==> run P <==
// color_match
module color_match (
    input  wire       clk,
    input  wire       rst_n,
    input  wire [7:0] get_r,
    input  wire [7:0] get_g,
    input  wire [7:0] get_b,
    input  wire [7:0] set_r,
    input  wire [7:0] set_g,
    input  wire [7:0] set_b,
    input  wire [2:0] threshold_level,
    output wire [8:0] get_h,
    output wire [7:0] get_s,
    output wire [7:0] get_v,
    output wire [8:0] set_h,
    output wire [7:0] set_s,
    output wire [7:0] set_v,
    output wire [1:0] similar_flag
);
clock: 13.4 ns
lec_check: 0
cap_margin: 20
core_margin: 2
core_utilization: 67
cts_cluster_diameter: 352
cts_cluster_size: 32
hold_slack_margin: -0.09
place_density: 0.6
slew_margin: 20
tns_end_percent: 75
run.sh (not shown) runs the stock make flow with config.mk's settings and CLKGATE_MAP_FILE=.
==> run H: changes against run P <==
==> flow/config.mk (replaced) <==
export PLATFORM = sky130hd
export DESIGN_NAME = color_match
export DESIGN_NICKNAME = color_match
export VERILOG_FILES = /design/flow/design.v
export SDC_FILE = /design/flow/constraint.sdc
export NUM_CORES = 4
export LEC_CHECK = 0
export CAP_MARGIN = 20
export CORE_MARGIN = 2
export CORE_UTILIZATION = 56
export SETUP_SLACK_MARGIN = 4.43
export SLEW_MARGIN = 20
==> flow/constraint.sdc (replaced) <==
create_clock -name core_clock -period 15.1 [get_ports {clk}]
set_input_delay 3.0200 -clock core_clock [delete_from_list [all_inputs] [get_ports {clk}]]
set_output_delay 3.0200 -clock core_clock [all_outputs]
set_load 0.01 [all_outputs]
==> run E: changes against run P <==
==> flow/config.mk (replaced) <==
export PLATFORM = sky130hd
export DESIGN_NAME = color_match
export DESIGN_NICKNAME = color_match
export VERILOG_FILES = /design/flow/design.v
export SDC_FILE = /design/flow/constraint.sdc
export NUM_CORES = 4
export LEC_CHECK = 0
export CAP_MARGIN = 20
export CORE_MARGIN = 2
export CORE_UTILIZATION = 40
export HOLD_SLACK_MARGIN = -0.06
export PLACE_DENSITY = 0.6
export SETUP_SLACK_MARGIN = -2.0
export SLEW_MARGIN = 20
export TNS_END_PERCENT = 60
==> flow/constraint.sdc (replaced) <==
create_clock -name core_clock -period 28.0 [get_ports {clk}]
set_input_delay 5.6000 -clock core_clock [delete_from_list [all_inputs] [get_ports {clk}]]
set_output_delay 5.6000 -clock core_clock [all_outputs]
set_load 0.01 [all_outputs]
==> run K: changes against run P <==
==> flow/config.mk (replaced) <==
export PLATFORM = sky130hd
export DESIGN_NAME = color_match
export DESIGN_NICKNAME = color_match
export VERILOG_FILES = /design/flow/design.v
export SDC_FILE = /design/flow/constraint.sdc
export NUM_CORES = 4
export LEC_CHECK = 0
export CAP_MARGIN = 20
export CORE_MARGIN = 2
export CORE_UTILIZATION = 62
export CTS_CLUSTER_DIAMETER = 235
export CTS_CLUSTER_SIZE = 99
export PLACE_DENSITY = 0.6
export SLEW_MARGIN = 20
==> flow/constraint.sdc (replaced) <==
create_clock -name core_clock -period 17.2 [get_ports {clk}]
set_input_delay 3.4400 -clock core_clock [delete_from_list [all_inputs] [get_ports {clk}]]
set_output_delay 3.4400 -clock core_clock [all_outputs]
set_load 0.01 [all_outputs]
==> qor summary <==
| item | run P | run H | run E | run K |
|---|---|---|---|---|
| Outcome | aborted with a tool error | failed layout checks | failed layout checks | aborted with a tool error |
| Last stage reached | clock tree synthesis | - | - | global routing |
| Violated checks | - | negative setup slack | negative setup slack | - |
| Clock root buffer | - | clkbuf_16 | clkbuf_16 | clkbuf_16 |
| Die Outline Area | 51420 um^2 | 61340 um^2 | 85440 um^2 | 55490 um^2 |
| Number of cells on the worst reg-to-reg path | - | 134 | 133 | - |
| Layout sequential cell count | - | 168 | 168 | - |
| Clk_skew | - | 13.65 ps | 22.34 ps | - |
| Cell with the biggest individual delay on the critical path | - | or4_4 | or4b_2 | - |
| Max-cap violations | - | 0 | 0 | - |
| Total vias in the final route | - | 40493 | 32591 | - |
| Max_slew headroom | - | 19.93% | 33.62% | - |
| H-tree depth | - | 4 | 4 | 4 |
| Critical path destination | - | rgb_hsv_get_inst.hsv_s[0]$_DFF_PN0_ | rgb_hsv_get_inst.hsv_s[0]$_DFF_PN0_ | - |
| Final period demand of the worst path | - | 26400 ps | 28240 ps | - |
| Maximum count of clock buffers along a single path | - | 2 | 2 | 2 |
| Delay of the slowest cell on the worst path | - | 520 ps | 610 ps | - |
| Number of nets in the final layout | - | 6477 | 5101 | - |


==> build 60: inputs <==
==> flow/design.v <==
module  rgb_hsv(
	input                         clk,
	input                         rst,	
	input	     [7:0]            rgb_r,
	input	     [7:0]            rgb_g,
	input	     [7:0]            rgb_b,	
	output reg [8:0] 			  hsv_h, 
	output reg [7:0] 			  hsv_s, 
	output reg [7:0] 			  hsv_v  
);
reg [7:0] top; 
reg [13:0] top_60; 
reg [2:0] rgb_se;
reg [2:0] rgb_se_n; 
reg [7:0] max; 
reg [7:0] min; 
reg [7:0] max_min; 
reg [7:0] hsv_s_m;
reg [7:0] max_n;
reg [7:0] division; 
wire r_g, r_b, g_b;
assign r_g = (rgb_r > rgb_g)? 1'b1:1'b0; 
assign r_b = (rgb_r > rgb_b)? 1'b1:1'b0; 
assign g_b = (rgb_g > rgb_b)? 1'b1:1'b0; 
always @ (posedge clk or negedge rst)
begin
	if (!rst)
	begin
		max <= 8'd0;
		min <= 8'd0;
		top <= 8'd0;
		rgb_se <= 3'b010;
	end
	else 
	begin
	case ({r_g,r_b,g_b})
	3'b000:
			begin 
			max <= rgb_b;
			min <= rgb_r;
			top <= rgb_g - rgb_r; 
			rgb_se <= 3'b000;
			end
	3'b001:
			begin 
			max <= rgb_g;
			min <= rgb_r;
			top <= rgb_b - rgb_r; 
			rgb_se <= 3'b001;
			end
	3'b011:
			begin 
			max <= rgb_g;
			min <= rgb_b;
			top <= rgb_r - rgb_b; 
			rgb_se <= 3'b011;
			end
	3'b100:
			begin 
			max <= rgb_b;
			min <= rgb_g;
			top <= rgb_r - rgb_g; 
			rgb_se <= 3'b100;
			end
	3'b110:
			begin 
			max <= rgb_r;
			min <= rgb_g;
			top <= rgb_b - rgb_g; 
			rgb_se <= 3'b110;
			end
	3'b111:
			begin 
			max <= rgb_r;
			min <= rgb_b;
			top <= rgb_g - rgb_b; 
			rgb_se <= 3'b111;
			end
	default
			begin
			max <= 8'd0;
			min <= 8'd0;
			top <= 8'd0;
			rgb_se <= 3'b010;
			end
	endcase
end
end
always @ (posedge clk or negedge rst)
begin
	if (!rst)
		begin
		top_60 <= 14'd0;
		rgb_se_n <= 3'b010;
		max_min <= 8'd0;
		max_n <= 8'd0;
		end
	else
		begin
		top_60 <= {top,6'b000000} - {top,2'b00}; 
		rgb_se_n <= rgb_se;
		max_min <= max - min;
		max_n <= max;
		end
end
always @ (*)
begin
	division = (max_min > 8'd0) ? top_60 / max_min : 8'd240; 
end
always @ (posedge clk or negedge rst)
begin
	if (!rst)
		hsv_h <= 9'd0;
	else 
	begin
	case (rgb_se_n)
	3'b000:
			hsv_h <= 9'd240 - division; 
	3'b001:
			hsv_h <= 9'd120 + division; 
	3'b011:
			hsv_h <= 9'd120 - division; 
	3'b100:
			hsv_h <= 9'd240 + division; 
	3'b110:
			hsv_h <= 9'd360 - division; 
	3'b111:
			hsv_h <= division; 
	default
			hsv_h <= 9'd0;
	endcase
end
end
always @ (*)
begin
	hsv_s_m = (max_n > 8'd0)? ((max_min == max_n) ? 8'd255 : {max_min[7:0],8'b00000000} / max_n) : 8'd0;
end
always@(posedge clk or negedge rst)
begin
	if (!rst)
      hsv_s <= 8'd0;
	else
	hsv_s <= hsv_s_m;
end
always@(posedge clk or negedge rst)
begin
  if (!rst)
  hsv_v <= 8'd0;
  else
  hsv_v <= max_n;
 end
endmodule
module HSVComparator (
    input   clk,
    input wire [8:0] hsv_get_h, hsv_get_s, hsv_get_v,
    input wire [8:0] hsv_set_h, hsv_set_s, hsv_set_v,
    input wire [2:0] threshold_level,
    output reg [1:0] similar_flag  
);
parameter THRESHOLD1_H = 60, THRESHOLD1_S = 32, THRESHOLD1_V = 32;   
parameter THRESHOLD2_H = 15, THRESHOLD2_S = 8,  THRESHOLD2_V = 8;  
parameter THRESHOLD3_H = 10, THRESHOLD3_S = 5,  THRESHOLD3_V = 5;  
parameter THRESHOLD4_H = 5,  THRESHOLD4_S = 3,  THRESHOLD4_V = 3;   
reg [8:0] h_diff, s_diff, v_diff;
function [8:0] abs_diff;
    input [8:0] a, b;
    if (a > b) begin
        abs_diff = a - b;
    end else begin
        abs_diff = b - a;
    end
endfunction
always @(posedge clk) begin
    similar_flag <= 2'b0;  
    h_diff = abs_diff(hsv_get_h, hsv_set_h);
    s_diff = abs_diff(hsv_get_s, hsv_set_s);
    v_diff = abs_diff(hsv_get_v, hsv_set_v);
    if (h_diff > 180) begin
        h_diff = 360 - h_diff;
    end
    if ({hsv_set_h,hsv_set_s,hsv_set_v} == 24'b0)begin
        similar_flag <= 2'b10;
    end
    else begin
    case(threshold_level)
        3'b000: begin  
            if (h_diff <= THRESHOLD1_H && s_diff <= THRESHOLD1_S && v_diff <= THRESHOLD1_V) begin
                similar_flag <= 2'b01;  
            end
        end
        3'b001: begin  
            if (h_diff <= THRESHOLD2_H && s_diff <= THRESHOLD2_S && v_diff <= THRESHOLD2_V) begin
                similar_flag <= 2'b01;  
            end
        end
        3'b010: begin  
            if (h_diff <= THRESHOLD3_H && s_diff <= THRESHOLD3_S && v_diff <= THRESHOLD3_V) begin
                similar_flag <= 2'b01;  
            end
        end
        3'b111: begin  
            if (h_diff <= THRESHOLD4_H && s_diff <= THRESHOLD4_S && v_diff <= THRESHOLD4_V) begin
                similar_flag <= 2'b01;  
            end
        end
        default: ;  
    endcase 
    end
end
endmodule
module color_match (
    input  wire       clk,
    input  wire       rst_n,
    input  wire [7:0] get_r,
    input  wire [7:0] get_g,
    input  wire [7:0] get_b,
    input  wire [7:0] set_r,
    input  wire [7:0] set_g,
    input  wire [7:0] set_b,
    input  wire [2:0] threshold_level,
    output wire [8:0] get_h,
    output wire [7:0] get_s,
    output wire [7:0] get_v,
    output wire [8:0] set_h,
    output wire [7:0] set_s,
    output wire [7:0] set_v,
    output wire [1:0] similar_flag
);
    rgb_hsv rgb_hsv_get_inst (
        .clk   (clk),
        .rst   (rst_n),
        .rgb_r (get_r),
        .rgb_g (get_g),
        .rgb_b (get_b),
        .hsv_h (get_h),
        .hsv_s (get_s),
        .hsv_v (get_v)
    );
    rgb_hsv rgb_hsv_set_inst (
        .clk   (clk),
        .rst   (rst_n),
        .rgb_r (set_r),
        .rgb_g (set_g),
        .rgb_b (set_b),
        .hsv_h (set_h),
        .hsv_s (set_s),
        .hsv_v (set_v)
    );
    HSVComparator HSVComparator_inst (
        .clk             (clk),
        .hsv_get_h       (get_h),
        .hsv_get_s       ({1'b0, get_s}),
        .hsv_get_v       ({1'b0, get_v}),
        .hsv_set_h       (set_h),
        .hsv_set_s       ({1'b0, set_s}),
        .hsv_set_v       ({1'b0, set_v}),
        .threshold_level (threshold_level),
        .similar_flag    (similar_flag)
    );
endmodule
==> flow/run.sh <==
#!/bin/bash
# the make line also repeats each setting of config.mk as NAME=value (left out here)
make -C /OpenROAD-flow-scripts/flow DESIGN_CONFIG=/design/flow/config.mk WORK_HOME=/design/flow/orfs CLKGATE_MAP_FILE= finish
==> flow/config.mk <==
export PLATFORM = sky130hd
export DESIGN_NAME = color_match
export DESIGN_NICKNAME = color_match
export VERILOG_FILES = /design/flow/design.v
export SDC_FILE = /design/flow/constraint.sdc
export NUM_CORES = 4
export LEC_CHECK = 0
export ABC_AREA = 1
export CAP_MARGIN = 20
export CORE_MARGIN = 2
export CORE_UTILIZATION = 72
export CTS_CLUSTER_DIAMETER = 357
export CTS_CLUSTER_SIZE = 80
export MAX_ROUTING_LAYER = met4
export PLACE_DENSITY_LB_ADDON = 0.03
export SETUP_SLACK_MARGIN = -1.5
export SLEW_MARGIN = 20
==> flow/constraint.sdc <==
create_clock -name core_clock -period 21.4 [get_ports {clk}]
set_input_delay 4.2800 -clock core_clock [delete_from_list [all_inputs] [get_ports {clk}]]
set_output_delay 4.2800 -clock core_clock [all_outputs]
set_load 0.01 [all_outputs]
==> trial 78 (differences from build 60) <==
Settings changed: ABC_AREA 1 to unset, CORE_UTILIZATION 72 to 65, CTS_CLUSTER_DIAMETER 357 to unset, CTS_CLUSTER_SIZE 80 to unset, PLACE_DENSITY set to 0.6, PLACE_DENSITY_LB_ADDON 0.03 to unset, SETUP_SLACK_MARGIN -1.5 to 3.64.
==> flow/constraint.sdc (replaced) <==
create_clock -name core_clock -period 28.0 [get_ports {clk}]
set_input_delay 5.6000 -clock core_clock [delete_from_list [all_inputs] [get_ports {clk}]]
set_output_delay 5.6000 -clock core_clock [all_outputs]
set_load 0.01 [all_outputs]
==> out/results.tsv <==
stage	metric	value	unit
yosys	synthTopCellsByArea	ha_1 (20%), nand2_1 (13%), dfrtp_1 (12%)	
yosys	synth_top_area_share	19.6	%
outcome	haltStage	global routing	
outcome	stop_error	[ERROR GRT-0232] Routing congestion too high. Check the congestion heatmap in the GUI.	
die	core_area	45300	sq um
die	rows	78	
grt	grt_overflow	9513	
outcome	status	aborted with a tool error	
yosys	ys_cells	5067	
[end of results for build 60]
==> out/results.tsv <==
stage	metric	value	unit
grt	grt_overflow	0	
outcome	so_faults	negative setup slack	
final_timing	setup_viol	9	
outcome	status	finished with violations	
die	rows	82	
die	core_area	50400	sq um
final_timing	worst_slack	-1460	ps
[end of results for trial 78]
